main:
## ALU_Top
module ALU_Top #(parameter Data_In_Width = 16)
(
    input   wire            [Data_In_Width-1 : 0]    A ,      
    input   wire            [Data_In_Width-1 : 0]    B ,      
    input   wire                          [3 : 0]    ALU_FUN,   
    input   wire                                     CLK,
    input   wire                                     RST,
    output  wire      [(2*Data_In_Width)-1 : 0]      Arith_OUT,   
    output  wire                                     Arith_Flag,
    output  wire            [Data_In_Width-1 : 0]    Logic_OUT, 
    output  wire                                     Logic_Flag,
    output  wire                          [1 : 0]    CMP_OUT,
    output  wire                                     CMP_Flag,
    output  wire            [Data_In_Width-1 : 0]    Shift_OUT, 
    output  wire                                     Shift_Flag
);
wire    Arith_Enable;
wire    Logic_Enable;
wire    CMP_Enable;
wire    Shift_Enable;
wire    Over_Flow;
Decoder_2_to_4_Unit ins_Decoder_2_to_4_Unit (
    .alu_fun (ALU_FUN),
    .arith_En (Arith_Enable),
    .logic_En (Logic_Enable),
    .cmp_En (CMP_Enable),
    .shift_En (Shift_Enable)
);
Arithmetic_Unit ins_Arithmetic_Unit (
    .A_in (A),
    .B_in (B),
    .alu_fun (ALU_FUN),
    .CLK_in (CLK),
    .RST_in (RST),
    .arith_En (Arith_Enable),
    .arith_out (Arith_OUT),
    .arith_flag (Arith_Flag),
    .over_flow (Over_Flow)
);
Logic_Unit ins_Logic_unit (
    .A_in (A),
    .B_in (B),
    .alu_fun (ALU_FUN),
    .CLK_in (CLK),
    .RST_in (RST),
    .logic_En (Logic_Enable),
    .logic_out (Logic_OUT),
    .logic_flag (Logic_Flag)
);
CMP_Unit ins_CMP_Unit (
    .A_in (A),
    .B_in (B),
    .alu_fun  (ALU_FUN),
    .CLK_in (CLK),
    .RST_in (RST),
    .cmp_En (CMP_Enable),
    .cmp_out (CMP_OUT),
    .cmp_flag (CMP_Flag)
);
Shift_unit ins_Shift_Unit (
    .A_in (A),
    .B_in (B),
    .alu_fun  (ALU_FUN),
    .CLK_in (CLK),
    .RST_in (RST),
    .shift_En (Shift_Enable),
    .shift_out (Shift_OUT),
    .shift_flag (Shift_Flag)
);
endmodule
make LEC_CHECK=0 ABC_AREA=1 CAP_MARGIN=40 CORE_ASPECT_RATIO=0.5 CORE_MARGIN=2 CORE_UTILIZATION=72 CTS_CLUSTER_DIAMETER=400 CTS_CLUSTER_SIZE=98 PLACE_DENSITY=0.43 SLEW_MARGIN=20 TNS_END_PERCENT=10 finish   # period 61.1 ns
run.sh (not shown) runs the stock make flow with config.mk's settings and CLKGATE_MAP_FILE=.
Status(main) = ERROR, stage = detailed placement (3_5_place_dp)
The inputs of the feature branch differ from those of main as listed below.
- an added HOLD_SLACK_MARGIN of -0.08
- a change of CTS_CLUSTER_DIAMETER from 400 to 374
- a change of CAP_MARGIN from 40 to 0
- a deleted CORE_ASPECT_RATIO that had been 0.5
## What came out
Each of the feature branch and main falls short of a clean finish.
The flow ended early for main: it failed with a tool error in detailed placement (3_5_place_dp).
Status: the feature branch FAILED at clock tree synthesis (4_1_cts) (tool error)
Post-synthesis share of cell area spent on and-or and or-and gates: the feature branch vs main identical
Diff main -> the feature branch: overall die width went down by about 30%, share of the core filled by cells before placement was more or less identical, adder-cell share of the synthesized area was more or less identical, floorplan die height went up by 40%, weighted congestion reported at the end of routability-driven placement went down by 0.026.
On area of the die, the feature branch and main are neck and neck.


The RTL this note starts from:
==> flow/design.v <==
module Decoder_2_to_4_Unit
(
    input   wire    [3 : 0] alu_fun,     
    output  reg     arith_En,
    output  reg     logic_En,
    output  reg     cmp_En,
    output  reg     shift_En
);
wire    [1:0]   alu_fun_MSBs = alu_fun[3:2];
always @ (*)
    begin
        case (alu_fun_MSBs)
        2'b00 : begin
                    arith_En = 1'b1;    
                    logic_En = 1'b0;
                    cmp_En = 1'b0;
                    shift_En = 1'b0;
                end 
        2'b01 : begin
                    arith_En = 1'b0;   
                    logic_En = 1'b1;    
                    cmp_En = 1'b0;
                    shift_En = 1'b0;
                end 
        2'b10 : begin
                    arith_En = 1'b0;   
                    logic_En = 1'b0;
                    cmp_En = 1'b1;      
                    shift_En = 1'b0;
                end 
        2'b11 : begin
                    arith_En = 1'b0;   
                    logic_En = 1'b0;
                    cmp_En = 1'b0;
                    shift_En = 1'b1;    
                end 
        endcase
    end
endmodule
module Arithmetic_Unit #(parameter Data_In_Width = 16)
(
    input   wire    signed  [Data_In_Width-1 : 0]    A_in ,      
    input   wire    signed  [Data_In_Width-1 : 0]    B_in ,      
    input   wire                          [3 : 0]    alu_fun,    
    input   wire                                     CLK_in,
    input   wire                                     RST_in,
    input   wire                                     arith_En,
    output  reg         [(2*Data_In_Width)-1 : 0]    arith_out,  
    output  reg                                      arith_flag,
    output  reg                                      over_flow
);
wire    [1:0]   alu_fun_LSBs = alu_fun[1:0];      
reg     [(2*Data_In_Width)-1 : 0]   arith_out_comb;
reg     arith_flag_comb;
reg     over_flow_comb;
always @ (posedge CLK_in or negedge RST_in)   
    begin
        if (!RST_in)
            begin
               arith_out  <= 'sb0; 
               arith_flag <= 1'b0;
               over_flow  <= 1'b0;
            end
        else
            begin
                arith_out  <= arith_out_comb;
                arith_flag <= arith_flag_comb;
                over_flow  <= over_flow_comb;
            end
    end
always @ (*)
    begin
        if (arith_En)
            begin
                arith_flag_comb = 1'b1;
                case (alu_fun_LSBs)
                    2'b00 : {over_flow_comb , arith_out_comb} = A_in + B_in ;
                    2'b10 : {over_flow_comb , arith_out_comb} = A_in * B_in ;
                    2'b01 : {over_flow_comb , arith_out_comb} = A_in - B_in ;
                    2'b11 : begin over_flow_comb = 1'b0; arith_out_comb = (B_in != 'sb0) ? A_in / B_in : 'sb0 ; end   
                endcase
            end
        else
            begin
                arith_flag_comb = 1'b0;
                arith_out_comb = 'sb0;
                over_flow_comb = 1'b0;
            end
    end
endmodule
module Logic_Unit #(parameter Data_In_Width = 16) 
(
    input   wire    [Data_In_Width-1 : 0]    A_in ,    
    input   wire    [Data_In_Width-1 : 0]    B_in ,    
    input   wire                  [3 : 0]    alu_fun,  
    input   wire                             CLK_in,
    input   wire                             RST_in,
    input   wire                             logic_En,
    output  reg    [Data_In_Width-1 : 0]     logic_out, 
    output  reg                              logic_flag
);
wire    [1:0]   alu_fun_LSBs = alu_fun[1:0];      
reg     [Data_In_Width-1 : 0]   logic_out_comb;
reg     logic_flag_comb;
always @ (posedge CLK_in or negedge RST_in)       
    begin
        if (!RST_in)
            begin
                logic_out  <= 'b0;
                logic_flag <= 1'b0;
            end
        else
            begin
                logic_out  <= logic_out_comb;
                logic_flag <= logic_flag_comb;
            end
    end
always @ (*)
    begin
        if (logic_En)
            begin
                logic_flag_comb = 1'b1;
                case (alu_fun_LSBs)
                2'b00 : logic_out_comb = A_in & B_in;    
                2'b01 : logic_out_comb = A_in | B_in;    
                2'b10 : logic_out_comb = ~(A_in & B_in);     
                2'b11 : logic_out_comb = ~(A_in | B_in);     
                endcase
            end
        else
            begin
                logic_flag_comb = 1'b0;
                logic_out_comb = 'b0;
            end
    end
endmodule
module CMP_Unit #(parameter Data_In_Width = 16)
(
    input   wire    signed  [Data_In_Width-1 : 0]    A_in ,      
    input   wire    signed  [Data_In_Width-1 : 0]    B_in ,      
    input   wire                          [3 : 0]    alu_fun,    
    input   wire                                     CLK_in,
    input   wire                                     RST_in,
    input   wire                                     cmp_En,
    output  reg             [1 : 0]                  cmp_out,
    output  reg                                      cmp_flag
);
wire    [1 : 0]   alu_fun_LSBs = alu_fun[1:0];      
reg     [1 : 0]   cmp_out_comb;
reg     cmp_flag_comb;
always @ (posedge CLK_in or negedge RST_in)
    begin
        if (!RST_in)
            begin
                cmp_out  <= 'sb0;
                cmp_flag <= 1'b0;
            end
        else
            begin
                cmp_out  <= cmp_out_comb;
                cmp_flag <= cmp_flag_comb;
            end
    end
always @ (*)
    begin
        if (cmp_En)
            begin
                case (alu_fun_LSBs)
                2'b00 : begin
                            cmp_flag_comb = 1'b0;
                            cmp_out_comb = 'sb0;
                        end
                2'b01 : begin
                            cmp_flag_comb = 1'b1;
                            cmp_out_comb = (A_in == B_in) ? 'sd1 : 'sd0;
                        end
                2'b10 : begin
                            cmp_flag_comb = 1'b1;
                            cmp_out_comb = (A_in > B_in) ?  'sd2 : 'sd0;
                        end
                2'b11 : begin   
                            cmp_flag_comb = 1'b1;
                            cmp_out_comb = (A_in < B_in) ?  'sd3 : 'sd0;
                        end
                endcase
            end
        else
            begin
                cmp_flag_comb = 1'b0;
                cmp_out_comb = 'sb0;
            end
    end
endmodule
module Shift_unit #(parameter Data_In_Width = 16)
(
    input   wire    signed  [Data_In_Width-1 : 0]    A_in ,      
    input   wire    signed  [Data_In_Width-1 : 0]    B_in ,      
    input   wire                          [3 : 0]    alu_fun,    
    input   wire                                     CLK_in,
    input   wire                                     RST_in,
    input   wire                                     shift_En,
    output  reg     signed  [Data_In_Width-1 : 0]    shift_out, 
    output  reg                                      shift_flag
);
wire    [1:0]   alu_fun_LSBs = alu_fun[1:0];      
reg     [Data_In_Width-1 : 0]   shift_out_comb;
reg     shift_flag_comb;
always @ (posedge CLK_in or negedge RST_in)
    begin
        if (!RST_in)
            begin
                shift_out  <= 'sb0;
                shift_flag <= 1'b0;
            end
        else
            begin
                shift_out  <= shift_out_comb;
                shift_flag <= shift_flag_comb;
            end
    end
always @ (*)
    begin
        if (shift_En)
            begin
                shift_flag_comb = 1'b1;
                case (alu_fun_LSBs)
                2'b00 : shift_out_comb = (A_in >> 1'b1);    
                2'b01 : shift_out_comb = (A_in << 1'b1);    
                2'b10 : shift_out_comb = (B_in >> 1'b1);    
                2'b11 : shift_out_comb = (B_in << 1'b1);    
                endcase
            end
        else
            begin
                shift_flag_comb = 1'b0;
                shift_out_comb = 'sb0;
            end
    end
endmodule
module ALU_Top #(parameter Data_In_Width = 16)
(
    input   wire            [Data_In_Width-1 : 0]    A ,      
    input   wire            [Data_In_Width-1 : 0]    B ,      
    input   wire                          [3 : 0]    ALU_FUN,   
    input   wire                                     CLK,
    input   wire                                     RST,
    output  wire      [(2*Data_In_Width)-1 : 0]      Arith_OUT,   
    output  wire                                     Arith_Flag,
    output  wire            [Data_In_Width-1 : 0]    Logic_OUT, 
    output  wire                                     Logic_Flag,
    output  wire                          [1 : 0]    CMP_OUT,
    output  wire                                     CMP_Flag,
    output  wire            [Data_In_Width-1 : 0]    Shift_OUT, 
    output  wire                                     Shift_Flag
);
wire    Arith_Enable;
wire    Logic_Enable;
wire    CMP_Enable;
wire    Shift_Enable;
wire    Over_Flow;
Decoder_2_to_4_Unit ins_Decoder_2_to_4_Unit (
    .alu_fun (ALU_FUN),
    .arith_En (Arith_Enable),
    .logic_En (Logic_Enable),
    .cmp_En (CMP_Enable),
    .shift_En (Shift_Enable)
);
Arithmetic_Unit ins_Arithmetic_Unit (
    .A_in (A),
    .B_in (B),
    .alu_fun (ALU_FUN),
    .CLK_in (CLK),
    .RST_in (RST),
    .arith_En (Arith_Enable),
    .arith_out (Arith_OUT),
    .arith_flag (Arith_Flag),
    .over_flow (Over_Flow)
);
Logic_Unit ins_Logic_unit (
    .A_in (A),
    .B_in (B),
    .alu_fun (ALU_FUN),
    .CLK_in (CLK),
    .RST_in (RST),
    .logic_En (Logic_Enable),
    .logic_out (Logic_OUT),
    .logic_flag (Logic_Flag)
);
CMP_Unit ins_CMP_Unit (
    .A_in (A),
    .B_in (B),
    .alu_fun  (ALU_FUN),
    .CLK_in (CLK),
    .RST_in (RST),
    .cmp_En (CMP_Enable),
    .cmp_out (CMP_OUT),
    .cmp_flag (CMP_Flag)
);
Shift_unit ins_Shift_Unit (
    .A_in (A),
    .B_in (B),
    .alu_fun  (ALU_FUN),
    .CLK_in (CLK),
    .RST_in (RST),
    .shift_En (Shift_Enable),
    .shift_out (Shift_OUT),
    .shift_flag (Shift_Flag)
);
endmodule
make LEC_CHECK=0 ABC_AREA=1 CAP_MARGIN=20 CORE_MARGIN=2 CORE_UTILIZATION=61 CTS_CLUSTER_DIAMETER=233 PLACE_DENSITY_LB_ADDON=0.13 SETUP_SLACK_MARGIN=4.25 SLEW_MARGIN=20 TNS_END_PERCENT=5 finish   # period 46.2 ns
The baseline aborted during global routing (ODB-0269).
Next try:
- ABC_AREA: 1 -> not set
- CORE_UTILIZATION: 61 -> 54
- CTS_CLUSTER_DIAMETER: 233 -> not set
- PLACE_DENSITY_LB_ADDON: 0.13 -> not set
- SETUP_SLACK_MARGIN: 4.25 -> not set
- clock period: 46.2 -> 73.0 ns (I/O delays scaled with it)
What happened: The new run ran to the end with violations: negative setup slack; synthesized area came out higher by 3.7%; synthesized cell count came out lower by 8.6%; die size came out higher by 17%.
Next try:
- CORE_UTILIZATION: 54 -> 61
- CTS_CLUSTER_SIZE: not set -> 52
- MAX_ROUTING_LAYER: not set -> met4
Effect:
- With this change the flow failed in global routing on ODB-0269
- synthesized cell count does not change
- die area is lower by 11%
- synthesized area is unchanged
Next try:
- ABC_AREA: not set -> 1
- CORE_UTILIZATION: 61 -> 69
- CTS_CLUSTER_SIZE: 52 -> 100
- MAX_ROUTING_LAYER: met4 -> not set
- TNS_END_PERCENT: 5 -> not set
- clock period: 73.0 -> 123.0 ns (I/O delays scaled with it)
Effect:
- The new run ran to the end with no violations
- synthesized cell count goes up by about 9%
- die area decreases by 15%
- synthesized area decreases by 3.6%
Next try:
- ABC_AREA: 1 -> not set
- CORE_UTILIZATION: 69 -> 58
- CTS_CLUSTER_SIZE: 100 -> 33
- TNS_END_PERCENT: not set -> 5
- clock period: 123.0 -> 75.4 ns (I/O delays scaled with it)
After rerunning: The new run reached the layout checks and failed them: negative setup slack; synthesized cell count shrinks by 8.6%; die area grows by about 23%; worst setup slack degrades by 13 ns; sequential share of layout area shrinks by 1.3 points.
Next try:
- CAP_MARGIN: 20 -> 40
- CELL_PAD_IN_SITES_GLOBAL_PLACEMENT: not set -> 0
- CORE_UTILIZATION: 58 -> 60
- CTS_CLUSTER_SIZE: 33 -> not set
- clock period: 75.4 -> 73.3 ns (I/O delays scaled with it)
After rerunning: Now the flow did not get past global routing. Synthesized area is unchanged. Die area drops by a few percent. Synthesized cell count stays the same.


Setup of lagoon:
Starts from the design.v that is shown in full above.
clock: 85.0 ns
lec_check: 0
cap_margin: 20
cell_pad_in_sites_detail_placement: 2
core_margin: 2
core_utilization: 40
min_routing_layer: met2
slew_margin: 20
The flow ended early for lagoon: it failed with a tool error in detailed placement.
Input-level comparison between pepper and lagoon:
Settings: an added CTS_CLUSTER_SIZE of 56; a deleted MIN_ROUTING_LAYER that had been met2; an added TNS_END_PERCENT of 75; an added CELL_PAD_IN_SITES_GLOBAL_PLACEMENT of 1; a deleted CELL_PAD_IN_SITES_DETAIL_PLACEMENT that had been 2; an added HOLD_SLACK_MARGIN of 0.27.
==> comparison <==
pepper completed every stage of the flow, and the final layout passed the timing, design-rule and antenna checks. As far as synthesized flop and latch total goes, pepper and lagoon are indistinguishable; the numbers are identical. On parity-gate share of the synthesized area counting xor and xnor cells, pepper and lagoon are neck and neck. Re count of library flops with an enable pin: no difference whatsoever between pepper and lagoon. Reported for pepper and lagoon, die size turned out identical to the last digit. Comparing pepper against lagoon, there is no change at all in number of rows in the core area. As far as share of flip-flops with an asynchronous set or reset after synthesis goes, lagoon and pepper are indistinguishable; the numbers are identical. Mapped cell area: pepper vs lagoon identical. Per the comparison of pepper with lagoon, last weighted congestion value of the routability-driven placer down 0.16; number of top-level pins flat.
Modified inputs, juniper compared to pepper
Settings: MIN_ROUTING_LAYER now met1, previously not set; CORE_UTILIZATION now 41, was 40; GPL_ROUTABILITY_DRIVEN now 0, previously not set; ABC_AREA now 1, previously not set; CAP_MARGIN now 15, was 20; CTS_CLUSTER_DIAMETER now 72, previously not set; GPL_TIMING_DRIVEN now 0, previously not set; SETUP_SLACK_MARGIN now 5.0, previously not set; SLEW_MARGIN now 0, was 20; CELL_PAD_IN_SITES_DETAIL_PLACEMENT now 2, previously not set; CTS_CLUSTER_SIZE now 61, was 56.
==> comparison <==
juniper did not finish: a tool error stopped it during clock tree synthesis. Re total placed cells including tap cells: pepper and juniper aren't equal, and the lower value belongs to juniper. Cmp pepper and juniper / worst setup slack after placement / lower: juniper. Across both runs, combined area of all synthesized cells was lower for juniper than for pepper.
Input changes introduced in amber (baseline for comparison: juniper):
Settings: PLACE_DENSITY now 0.4, previously not set; ABC_AREA no longer set, was 1; SLEW_MARGIN now 40, was 0; CTS_CLUSTER_DIAMETER no longer set, was 72; CELL_PAD_IN_SITES_DETAIL_PLACEMENT no longer set, was 2; TNS_END_PERCENT no longer set, was 75; GPL_TIMING_DRIVEN no longer set, was 0; SETUP_SLACK_MARGIN no longer set, was 5.0; HOLD_SLACK_MARGIN no longer set, was 0.27; GPL_ROUTABILITY_DRIVEN no longer set, was 0; CTS_CLUSTER_SIZE no longer set, was 61; CAP_MARGIN now 5, was 15; MIN_ROUTING_LAYER no longer set, was met1; CORE_UTILIZATION now 45, was 41; the clock period (ns, I/O delays scaled along) now 56.5, was 85.0.
Results
Against juniper, amber comes in 10 points higher on area fraction in compound gates. Ran to the end and failed final checks on negative setup slack: amber. Going from juniper to amber, placed instance count increased 1288, sequential element share of the synthesized area essentially unchanged. juniper → amber: starting density of the core grew by 3.9 points; unique cell type count in the Yosys netlist increased by 49% relative to the old numbers. Looking at area figure in the yosys stat output across amber and juniper, the one that comes out lower is juniper.
The inputs of garnet differ from those of amber as listed below.
Settings: CELL_PAD_IN_SITES_DETAIL_PLACEMENT now 2, previously not set; GPL_TIMING_DRIVEN now 0, previously not set; SLEW_MARGIN now 30, was 40; CTS_CLUSTER_DIAMETER now 83, previously not set; PLACE_DENSITY now 0.55, was 0.4; CORE_UTILIZATION now 20, was 45.
==> comparison <==
garnet ran in full, but the layout does not pass; the checks complain about max-capacitance violations, max-slew violations, negative setup slack. From amber to garnet, synthesized cell count did not move at all. Comparing garnet and amber, the lower core utilization was measured on garnet. Lower routability-driven placement congestion ratio goes to garnet over amber. In garnet the floorplan die height turned out about 50% higher than in amber. From amber to garnet, number of flops mapped to enable cells by yosys did not move at all. Compared with amber, garnet ends up with a smaller final cell area. Delta (garnet minus amber): total die size picked up an extra 120%; iteration tally of the first detailed-router pass saw a decrease; number of inserted filler cells in the final layout higher.
